==> tundra: inputs <==
// dot_product
module dot_product (
	input ap_clk,
	input ap_rst,
	output [16-1:0]  	memory_Addr_A,
	output 						memory_EN_A,
	output 						memory_WEN_A,
	output [32-1:0]	memory_Din_A,
	input  [32-1:0] 	memory_Dout_A,
	output [16-1:0]  	memory_Addr_B,
	output 						memory_EN_B,
	output 						memory_WEN_B,
	output [32-1:0]	memory_Din_B,
	input  [32-1:0] 	memory_Dout_B,
	input 						fifo_in_empty_n,
	input  [(3+2+16)-1:0]	fifo_in_dout,
	output 						fifo_in_read,
	input 						fifo_out_full_n,
	output 						fifo_out_write,
	output [(3+2+16)-1:0]	fifo_out_din
);
Settings: LEC_CHECK=0, ABC_AREA=1, CAP_MARGIN=20, CELL_PAD_IN_SITES_DETAIL_PLACEMENT=2, CELL_PAD_IN_SITES_GLOBAL_PLACEMENT=2, CORE_ASPECT_RATIO=1.19, CORE_MARGIN=9, CORE_UTILIZATION=52, CTS_CLUSTER_DIAMETER=125, GPL_ROUTABILITY_DRIVEN=0, HOLD_SLACK_MARGIN=0.04, MAX_ROUTING_LAYER=met4, PLACE_DENSITY_LB_ADDON=0.28, SETUP_SLACK_MARGIN=0.63, SLEW_MARGIN=5, TNS_END_PERCENT=15; clock period 4.72 ns.
run.sh (not shown) runs the stock make flow with config.mk's settings and CLKGATE_MAP_FILE=.
==> fjord (differences from tundra) <==
CELL_PAD_IN_SITES_DETAIL_PLACEMENT = not set   (was 2)
CELL_PAD_IN_SITES_GLOBAL_PLACEMENT = not set   (was 2)
CORE_ASPECT_RATIO = not set   (was 1.19)
CORE_MARGIN = 2   (was 9)
CORE_UTILIZATION = 40   (was 52)
CTS_CLUSTER_DIAMETER = 80   (was 125)
CTS_CLUSTER_SIZE = 47   (was not set)
GPL_ROUTABILITY_DRIVEN = not set   (was 0)
HOLD_SLACK_MARGIN = not set   (was 0.04)
MAX_ROUTING_LAYER = not set   (was met4)
PLACE_DENSITY_LB_ADDON = not set   (was 0.28)
SETUP_SLACK_MARGIN = -0.77   (was 0.63)
SLEW_MARGIN = 20   (was 5)
TNS_END_PERCENT = not set   (was 15)
==> flow/constraint.sdc (replaced) <==
create_clock -name core_clock -period 8.0 [get_ports {ap_clk}]
set_input_delay 1.6000 -clock core_clock [delete_from_list [all_inputs] [get_ports {ap_clk}]]
set_output_delay 1.6000 -clock core_clock [all_outputs]
set_load 0.01 [all_outputs]
==> notes <==
tundra did not get past 3_3_place_gp. fjord finished but failed the layout checks on setup timing.
In tundra the die area is smaller than in fjord, by about 12%.
In synthesized cell count, tundra and fjord do not differ.
In area after synthesis, tundra and fjord do not differ.
==> figures <==
metric                                                            fjord                     tundra
Core area                                                    0.0579 mm2                 0.0445 mm2
Chip Area                                                    0.0607 mm2                 0.0532 mm2
Synthesis-stage register bit count                                  121                        121
Horizontal die dimension                                         246 um                     213 um
Result of the run                            complete, but fails checks  aborted with a tool error
Last stage reached                                                    -               3_3_place_gp
Violated checks                                            setup timing                          -
Starting utilization of the core area                             0.406                      0.529
Mux contribution to synthesized area                            0.00809                    0.00809
Die height                                                       246 um                     250 um
Site row count                                                       88                         84
Async set-reset flop share out of synthesis                           0                          0

---

==> run a <==
dot_product again, from the RTL that the note above started with.
clock: 9.51 ns
lec_check: 0
abc_area: 1
cap_margin: 20
core_aspect_ratio: 0.72
core_margin: 2
core_utilization: 57
cts_cluster_diameter: 56
cts_cluster_size: 100
gpl_routability_driven: 0
gpl_timing_driven: 0
min_routing_layer: met1
place_density_lb_addon: 0.21
setup_slack_margin: 1.92
slew_margin: 5
tns_end_percent: 35
==> run b (differences from run a) <==
ABC_AREA = default   (was 1)
CORE_ASPECT_RATIO = default   (was 0.72)
CORE_UTILIZATION = 69   (was 57)
CTS_CLUSTER_DIAMETER = default   (was 56)
CTS_CLUSTER_SIZE = 39   (was 100)
GPL_ROUTABILITY_DRIVEN = default   (was 0)
GPL_TIMING_DRIVEN = default   (was 0)
HOLD_SLACK_MARGIN = 0.29   (was default)
MIN_ROUTING_LAYER = default   (was met1)
PLACE_DENSITY_LB_ADDON = 0.26   (was 0.21)
SETUP_SLACK_MARGIN = default   (was 1.92)
SLEW_MARGIN = 20   (was 5)
TNS_END_PERCENT = default   (was 35)
==> flow/constraint.sdc (replaced) <==
create_clock -name core_clock -period 8.0 [get_ports {ap_clk}]
set_input_delay 1.6000 -clock core_clock [delete_from_list [all_inputs] [get_ports {ap_clk}]]
set_output_delay 1.6000 -clock core_clock [all_outputs]
set_load 0.01 [all_outputs]
==> comparison table <==
| item | run a | run b |
|---|---|---|
| Outcome | no timing/DRC/antenna violations | complete, but fails checks |
| Violated checks | - | negative setup slack |
| Final clock skew | 0.0130 ns | 0.0251 ns |
| Non-clk buf share | 15.0% | 14.5% |
| Ant. Diodes | 0 | 8 |
| Clk cell area share | 2.00% | 2.34% |
| DR WL/cell | 19.1 um | 22.8 um |
| Syn Std Cell Area | 23,500 um^2 | 22,200 um^2 |
| Hold Path End | ctrl.curr_state[5] | cjob_reg.data_out[17] |
| Vias in the first global route | 21,488 | 19,793 |
| Netlist cell types | 55 | 60 |
| Post-Synthesis Cells | 3,069 | 2,405 |
| Buffering stage count on the worst path with inverters included | 6 | 10 |

---

==> trial 45: inputs <==
==> flow/design.v <==
module datapath #(parameter P_WIDTH=32)(
	input [P_WIDTH-1:0] input_a,
	input [P_WIDTH-1:0] input_b,
	input clk,
	input rst,
	output [P_WIDTH-1:0] out
	);
wire [P_WIDTH-1:0] mult_result;
wire [P_WIDTH-1:0] adder_out;
reg [P_WIDTH-1:0] adder_out_reg;
assign mult_result = input_a * input_b;
assign adder_out  = adder_out_reg + mult_result;
assign out = adder_out_reg;
always @(posedge clk)
 if (rst ==1) 
	adder_out_reg <= adder_out;
 else
	adder_out_reg <= 0;
endmodule
module controller #(parameter P_ADDR_WIDTH=8, parameter P_COUNT=100)(
	input clk,
	input rst,
	output reg out_rst,
	output reg ce_0,
	output reg ce_1,
	output reg we_0,
	output reg we_1,
	input  [P_ADDR_WIDTH-1:0] cjob_offset,
	output [P_ADDR_WIDTH-1:0] address_0,
	output [P_ADDR_WIDTH-1:0] address_1,
	input fin_buf_empty,
	output reg fin_rd_en,
	input fout_buf_full,
	output reg fout_wr_en,
	output reg cjob_load_en,
	output reg cjob_out_en
);
parameter IDLE= 7'b0000001,JOB_LOAD= 7'b0000010,  PREP=7'b0000100, PROCESSING = 7'b0001000, WRITE_BACK=7'b0010000, WAIT_Q=7'b0100000, WRITE_Q=7'b1000000;
reg [6:0] curr_state;
reg [6:0] next_state;
reg [P_ADDR_WIDTH-1:0] counter;
reg [P_ADDR_WIDTH-1:0] offset;
always @(curr_state,fin_buf_empty,counter,fout_buf_full)
begin
	next_state=5'b00000;
	case (curr_state)	
		IDLE:
			if(!fin_buf_empty)
				next_state=IDLE;
			else
				next_state=JOB_LOAD;
		JOB_LOAD:
			next_state=PREP;
		PREP:
			next_state=PROCESSING;
		PROCESSING:
			if(counter<P_COUNT-1+offset)			
				next_state = PROCESSING;
			else
				next_state = WRITE_BACK;
		WRITE_BACK:
			next_state=WAIT_Q;
		WAIT_Q:
			if(!fout_buf_full)
				next_state=WAIT_Q;
			else
				next_state=WRITE_Q;
		WRITE_Q:
			next_state=IDLE;
		default:
			next_state=IDLE;
	endcase
end
always @(posedge clk)       
begin
	if(rst==1)
		curr_state <= IDLE;
	else
		curr_state <= next_state;
end
always @(posedge clk)       
begin
	case(curr_state)
		IDLE:	begin
			out_rst<=0;
			ce_0<=0;
			ce_1<=0;
			we_0<=0;
			we_1<=0;
			counter <= 0;
			fin_rd_en<=0;
			fout_wr_en<=0;
			cjob_load_en<=0;
			cjob_out_en<=0;
			offset<=0;
			end
		JOB_LOAD:
			begin
			fin_rd_en<=1;
			cjob_load_en<=1;
			end
		PREP:
			begin
			fin_rd_en<=0;
			ce_0<=1;
			ce_1<=1;
			we_0<=0;
			we_1<=0;
			cjob_load_en<=0;
			counter<=cjob_offset;
			offset<=cjob_offset;
			end
		PROCESSING:
			begin
			cjob_load_en<=0;
			out_rst<=1;
			counter<= counter+1;
			end
		WRITE_BACK:
			begin
			ce_1<=0;
			we_0<=1;
			counter<=counter+P_COUNT;
			end
		WAIT_Q:
			begin
			ce_0<=0;
			counter<=0;
			cjob_out_en<=1;
			end
		WRITE_Q:
			begin
			fout_wr_en<=1;
			cjob_out_en<=1;
			end
		default:
			begin
			end
	endcase
end
assign address_0 = counter<<2;
assign address_1 = (counter+P_COUNT)<<2;
endmodule
module cjob_register #(parameter P_ADDR_WIDTH=16)
(
	input clk,
	input rst,
	input load,
	input out_en,
	input [(3+2+16)-1:0] data_in,
	output reg [(3+2+16)-1:0] data_out
);
reg [(3+2+16)-1:0] current_job;
always @(posedge clk) begin
	if(rst) begin
		data_out = 0;
		current_job = 0;
	end
	else begin
		if (load) current_job = data_in;
		if(out_en) data_out = current_job;
    end
end
endmodule
module dot_product (
	input ap_clk,
	input ap_rst,
	output [16-1:0]  	memory_Addr_A,
	output 						memory_EN_A,
	output 						memory_WEN_A,
	output [32-1:0]	memory_Din_A,
	input  [32-1:0] 	memory_Dout_A,
	output [16-1:0]  	memory_Addr_B,
	output 						memory_EN_B,
	output 						memory_WEN_B,
	output [32-1:0]	memory_Din_B,
	input  [32-1:0] 	memory_Dout_B,
	input 						fifo_in_empty_n,
	input  [(3+2+16)-1:0]	fifo_in_dout,
	output 						fifo_in_read,
	input 						fifo_out_full_n,
	output 						fifo_out_write,
	output [(3+2+16)-1:0]	fifo_out_din
);
	wire 						internal_rst;
	wire 						cjob_load_en;
	wire 						cjob_out_en;
	wire [16-1:0] 		job_offset;
datapath #(32) dp(
	.input_a(memory_Dout_A), 
	.input_b(memory_Dout_B), 
	.clk(ap_clk), 
	.rst(internal_rst), 
	.out(memory_Din_A)
);
controller #(16, 100) ctrl(
	.clk(ap_clk),
	.rst(ap_rst),
	.out_rst(internal_rst),
	.ce_0(memory_EN_A),
	.ce_1(memory_EN_B),
	.we_0(memory_WEN_A),
	.we_1(memory_WEN_B),
	.cjob_offset(job_offset),
	.address_0(memory_Addr_A),
	.address_1(memory_Addr_B),
	.fin_buf_empty(fifo_in_empty_n),
	.fin_rd_en(fifo_in_read),
	.fout_buf_full(fifo_out_full_n),
	.fout_wr_en(fifo_out_write),
	.cjob_load_en(cjob_load_en),
	.cjob_out_en(cjob_out_en)
);
cjob_register cjob_reg(
	.clk(ap_clk),
	.rst(ap_rst),
	.load(cjob_load_en),
	.out_en(cjob_out_en),
	.data_in(fifo_in_dout),
	.data_out(fifo_out_din)
);
assign job_offset = fifo_in_dout[16-1:0];
assign memory_Din_B = 0;
endmodule
==> flow/run.sh <==
#!/bin/bash
# the make line also repeats each setting of config.mk as NAME=value (left out here)
make -C /OpenROAD-flow-scripts/flow DESIGN_CONFIG=/design/flow/config.mk WORK_HOME=/design/flow/orfs CLKGATE_MAP_FILE= finish
==> flow/config.mk <==
export PLATFORM = sky130hd
export DESIGN_NAME = dot_product
export DESIGN_NICKNAME = dot_product
export VERILOG_FILES = /design/flow/design.v
export SDC_FILE = /design/flow/constraint.sdc
export NUM_CORES = 4
export LEC_CHECK = 0
export ABC_AREA = 1
export CAP_MARGIN = 20
export CORE_ASPECT_RATIO = 1.07
export CORE_MARGIN = 2
export CORE_UTILIZATION = 55
export MIN_ROUTING_LAYER = met1
export PLACE_DENSITY_LB_ADDON = 0.04
export SLEW_MARGIN = 20
export TNS_END_PERCENT = 90
==> flow/constraint.sdc <==
create_clock -name core_clock -period 8.0 [get_ports {ap_clk}]
set_input_delay 1.6000 -clock core_clock [delete_from_list [all_inputs] [get_ports {ap_clk}]]
set_output_delay 1.6000 -clock core_clock [all_outputs]
set_load 0.01 [all_outputs]
==> build 69 (differences from trial 45) <==
Settings changed: ABC_AREA 1 to unset, CORE_ASPECT_RATIO 1.07 to unset, CORE_UTILIZATION 55 to 72, CTS_CLUSTER_DIAMETER set to 199, CTS_CLUSTER_SIZE set to 24, MIN_ROUTING_LAYER met1 to unset, PLACE_DENSITY_LB_ADDON 0.04 to unset, SETUP_SLACK_MARGIN set to 0.63, TNS_END_PERCENT 90 to unset.
==> flow/constraint.sdc (replaced) <==
create_clock -name core_clock -period 5.0 [get_ports {ap_clk}]
set_input_delay 1.0000 -clock core_clock [delete_from_list [all_inputs] [get_ports {ap_clk}]]
set_output_delay 1.0000 -clock core_clock [all_outputs]
set_load 0.01 [all_outputs]
==> build 93 (differences from trial 45) <==
Settings changed: CORE_ASPECT_RATIO 1.07 to unset, CORE_UTILIZATION 55 to 68, CTS_CLUSTER_DIAMETER set to 388, CTS_CLUSTER_SIZE set to 95, MIN_ROUTING_LAYER met1 to unset, PLACE_DENSITY_LB_ADDON 0.04 to unset, TNS_END_PERCENT 90 to 5.
==> flow/constraint.sdc (replaced) <==
create_clock -name core_clock -period 4.55 [get_ports {ap_clk}]
set_input_delay 0.9100 -clock core_clock [delete_from_list [all_inputs] [get_ports {ap_clk}]]
set_output_delay 0.9100 -clock core_clock [all_outputs]
set_load 0.01 [all_outputs]
==> comparison table <==
quantity                                                                         build 69                         trial 45                         build 93
Number of pins with negative max-slew slack in the final report                         -                                0                                0
Average wire length per cell after detail routing                                       -                          17.0 um                          19.9 um
Finished Layout Cells                                                                   -                             3942                             3953
Initial Util                                                                        72.8%                            55.6%                            68.5%
CP max FO                                                                               -                               13                                5
Antenna Cells                                                                           -                                2                                1
Outcome                                                            stopped before the end          complete, no violations         finished with violations
Failing step                                                     global routing (5_1_grt)                                -                                -
Reasons for failing layout checks                                                       -                                -                     setup timing
Remaining antenna violation count after routing                                         -                                0                                0
Setup clock skew after layout                                                           -                       0.00762 ns                        0.0114 ns
Proportion of cell area occupied by multi-input gates                                   -                            58.3%                            56.7%
Simple-gate area share of the yosys netlist                                         17.1%                            16.9%                            16.9%
Worst max-slew margin expressed relative to the limit                                   -                            53.0%                            53.2%
Dominant class by area                                                                  -                      logic gates                      logic gates
Overall die width                                                                  180 um                           204 um                           190 um
First DRT Iteration DRCs                                                                -                             1460                             2363
Standard-cell row count                                                                64                               78                               68
Arr. time, crit path                                                                    -                          8.15 ns                          7.42 ns
Unique cell type count in the Yosys netlist                                            60                               55                               55
Reg2Reg Launch Point                                                                    -  dp.adder_out_reg[25]$_SDFF_PN0_  dp.adder_out_reg[21]$_SDFF_PN0_
End of the worst hold path                                                              -        ctrl.fout_wr_en$_DFFE_PP_        ctrl.fout_wr_en$_DFFE_PP_
